## CannyEdge
module CannyEdge(dAddrRegRow, dAddrRegCol, bWE, bCE, InData, OutData,
	OPMode, bOPEnable, dReadReg, dWriteReg,	clk, rst_b);
	input 	[2:0]						dAddrRegRow, dAddrRegCol;  
	input									bWE, bCE;  
	input 	[8-1:0] 	InData;
	output 	[8-1:0] 	OutData;
	reg     	[8-1:0] 	OutData;
	input 	[2:0]						OPMode;   
	input 								bOPEnable;  
	input 	[3:0]						dReadReg, dWriteReg;
	input									clk, rst_b;
	reg   [8-1:0]			regX[0:24];	 
	reg 	[8-1:0]			regY[0:24];	 
	reg 	[8-1:0]			regZ[0:24];	 
	wire 	[8-1:0]			gf[0:24];	 
	wire signed [31:0]	sobelX[0:8]; 
	wire signed [31:0]	sobelY[0:8]; 
	reg 	[8-1:0]			Out_gf, Out_gradient, Out_direction, Out_bThres;
	parameter 							dThresHigh = 15;
	parameter							dThresLow = 10;
	reg 		[31:0]					tpSum, Sum;
	reg		[1:0]						IntSignal;
	reg signed	 	[31:0] 			Gx, Gy, fGx, fGy, Gxadd, Gyadd, Gxyadd, fGx_t;
	reg signed	[1:0]					dx, dy;
	integer 								i, j, k;
	assign gf[0] =1;  assign gf[1] =3;  assign gf[2]=4;   assign gf[3]=3;   assign gf[4]=1;
	assign gf[5] =3;  assign gf[6] =7;  assign gf[7]=10;  assign gf[8]=7;   assign gf[9]=3;
	assign gf[10]=4;  assign gf[11]=10; assign gf[12]=16; assign gf[13]=10; assign gf[14]=4;
	assign gf[15]=3;  assign gf[16]=7;  assign gf[17]=10; assign gf[18]=7;  assign gf[19]=3;
	assign gf[20]=1;  assign gf[21]=3;  assign gf[22]=4;  assign gf[23]=3;  assign gf[24]=1;
	assign sobelX[0]=-1;	assign sobelX[1]=0; assign sobelX[2]=1;
	assign sobelX[3]=-2;	assign sobelX[4]=0; assign sobelX[5]=2;
	assign sobelX[6]=-1;	assign sobelX[7]=0; assign sobelX[8]=1;
  ...
==> flow/config.mk <==
export PLATFORM = sky130hd
export DESIGN_NAME = CannyEdge
export DESIGN_NICKNAME = CannyEdge
export VERILOG_FILES = /design/flow/design.v
export SDC_FILE = /design/flow/constraint.sdc
export NUM_CORES = 4
export LEC_CHECK = 0
export ABC_AREA = 0
export CAP_MARGIN = 10
export CORE_MARGIN = 2
export CORE_UTILIZATION = 40
export MAX_ROUTING_LAYER = met4
export PLACE_DENSITY = 0.6
export SETUP_SLACK_MARGIN = 1.97
export SLEW_MARGIN = 10
export TNS_END_PERCENT = 5
==> flow/constraint.sdc <==
create_clock -name core_clock -period 17.9 [get_ports {clk}]
set_input_delay 3.5800 -clock core_clock [delete_from_list [all_inputs] [get_ports {clk}]]
set_output_delay 3.5800 -clock core_clock [all_outputs]
set_load 0.01 [all_outputs]
run.sh (not shown) runs the stock make flow with config.mk's settings and CLKGATE_MAP_FILE=.
Edit:
Settings changed: ABC_AREA 0 to not set, CAP_MARGIN 10 to 20, CORE_UTILIZATION 40 to 72, MAX_ROUTING_LAYER met4 to not set, SETUP_SLACK_MARGIN 1.97 to not set, SLEW_MARGIN 10 to 20.
Clock period 17.9 ns to 12.1 ns, I/O delays scaled along.
Outcome: The new run completed without violations. Worst hold slack got worse by 0.015 ns. Wire length came out higher by 2.7%. Design area goes down by 1.6%. Maximum frequency went down by 0.98%. Combinational power goes up by 41%.
Edit:
Settings changed: CAP_MARGIN 20 to 0, CTS_CLUSTER_DIAMETER set to 79, PLACE_DENSITY 0.6 to not set, TNS_END_PERCENT 5 to not set.
Clock period 12.1 ns to 7.86 ns, I/O delays scaled along.
With this change the flow finished with negative setup slack left.
Design area is higher by 6.2%.
Sequential cell count is unchanged.
Die area is unchanged.
Power climbs by about 70%.
Final cell count increases by 5.4%.
Register-to-register slack is worse by 3.3 ns.
Synthesized cell count is unchanged.
Edit:
Settings changed: CTS_CLUSTER_DIAMETER 79 to 374, CTS_CLUSTER_SIZE set to 10, PLACE_DENSITY set to 0.6, TNS_END_PERCENT set to 5.
Clock period 7.86 ns to 12.1 ns, I/O delays scaled along.
What happened: Now the flow produced a clean layout; critical path depth came out lower by 3; global-route usage came out lower by 3.8 points; cell area came out lower by 6.2%.
Edit:
Settings changed: CORE_ASPECT_RATIO set to 0.71, CTS_CLUSTER_DIAMETER 374 to 79, CTS_CLUSTER_SIZE 10 to not set, PLACE_DENSITY 0.6 to not set, SETUP_SLACK_MARGIN set to -0.17, TNS_END_PERCENT 5 to not set.
Clock period 12.1 ns to 7.86 ns, I/O delays scaled along.
What happened: The changed run reached the layout checks and failed them: negative setup slack; sequential power is higher by well over a third; worst setup slack loses 3.1 ns; global-route usage is lower by 0.25 points; total power goes up by well over a third; first-iteration DRC count came out higher by well over a third; area after synthesis does not change; critical path depth shrinks by 3.
Edit:
Settings changed: CAP_MARGIN 0 to 40, CTS_CLUSTER_DIAMETER 79 to 96, MAX_ROUTING_LAYER set to met4, SETUP_SLACK_MARGIN -0.17 to 0.46.
Clock period 7.86 ns to 8.55 ns, I/O delays scaled along.
Result: The new run finished but failed the layout checks on negative setup slack. Count of clock-buffer cells in the layout rose by 7. Area after synthesis is unchanged. Wire length went down by 4.7%. Power drops by about 12%. Clock skew barely changes. Sequential share of layout area grows by 0.33 points.

========
CannyEdge again, from the RTL that the note above started with.
make LEC_CHECK=0 CAP_MARGIN=0 CORE_ASPECT_RATIO=1.34 CORE_MARGIN=2 CORE_UTILIZATION=72 CTS_CLUSTER_DIAMETER=79 SETUP_SLACK_MARGIN=-0.61 SLEW_MARGIN=20 finish   # period 7.86 ns
The first run ran to the end with violations: negative setup slack.
Edit:
==> flow/config.mk (replaced) <==
export PLATFORM = sky130hd
export DESIGN_NAME = CannyEdge
export DESIGN_NICKNAME = CannyEdge
export VERILOG_FILES = /design/flow/design.v
export SDC_FILE = /design/flow/constraint.sdc
export NUM_CORES = 4
export LEC_CHECK = 0
export CAP_MARGIN = 20
export CORE_MARGIN = 2
export CORE_UTILIZATION = 55
export PLACE_DENSITY = 0.6
export SLEW_MARGIN = 20
==> flow/constraint.sdc (replaced) <==
create_clock -name core_clock -period 10.4 [get_ports {clk}]
set_input_delay 2.0800 -clock core_clock [delete_from_list [all_inputs] [get_ports {clk}]]
set_output_delay 2.0800 -clock core_clock [all_outputs]
set_load 0.01 [all_outputs]
Effect: Now the flow went through all stages and came out clean; clock power came out lower by about 20%; hold slack is about the same; first-iteration DRC count came out lower by about 24%.
No activity file was given, so power comes from the tool's default toggle rates.
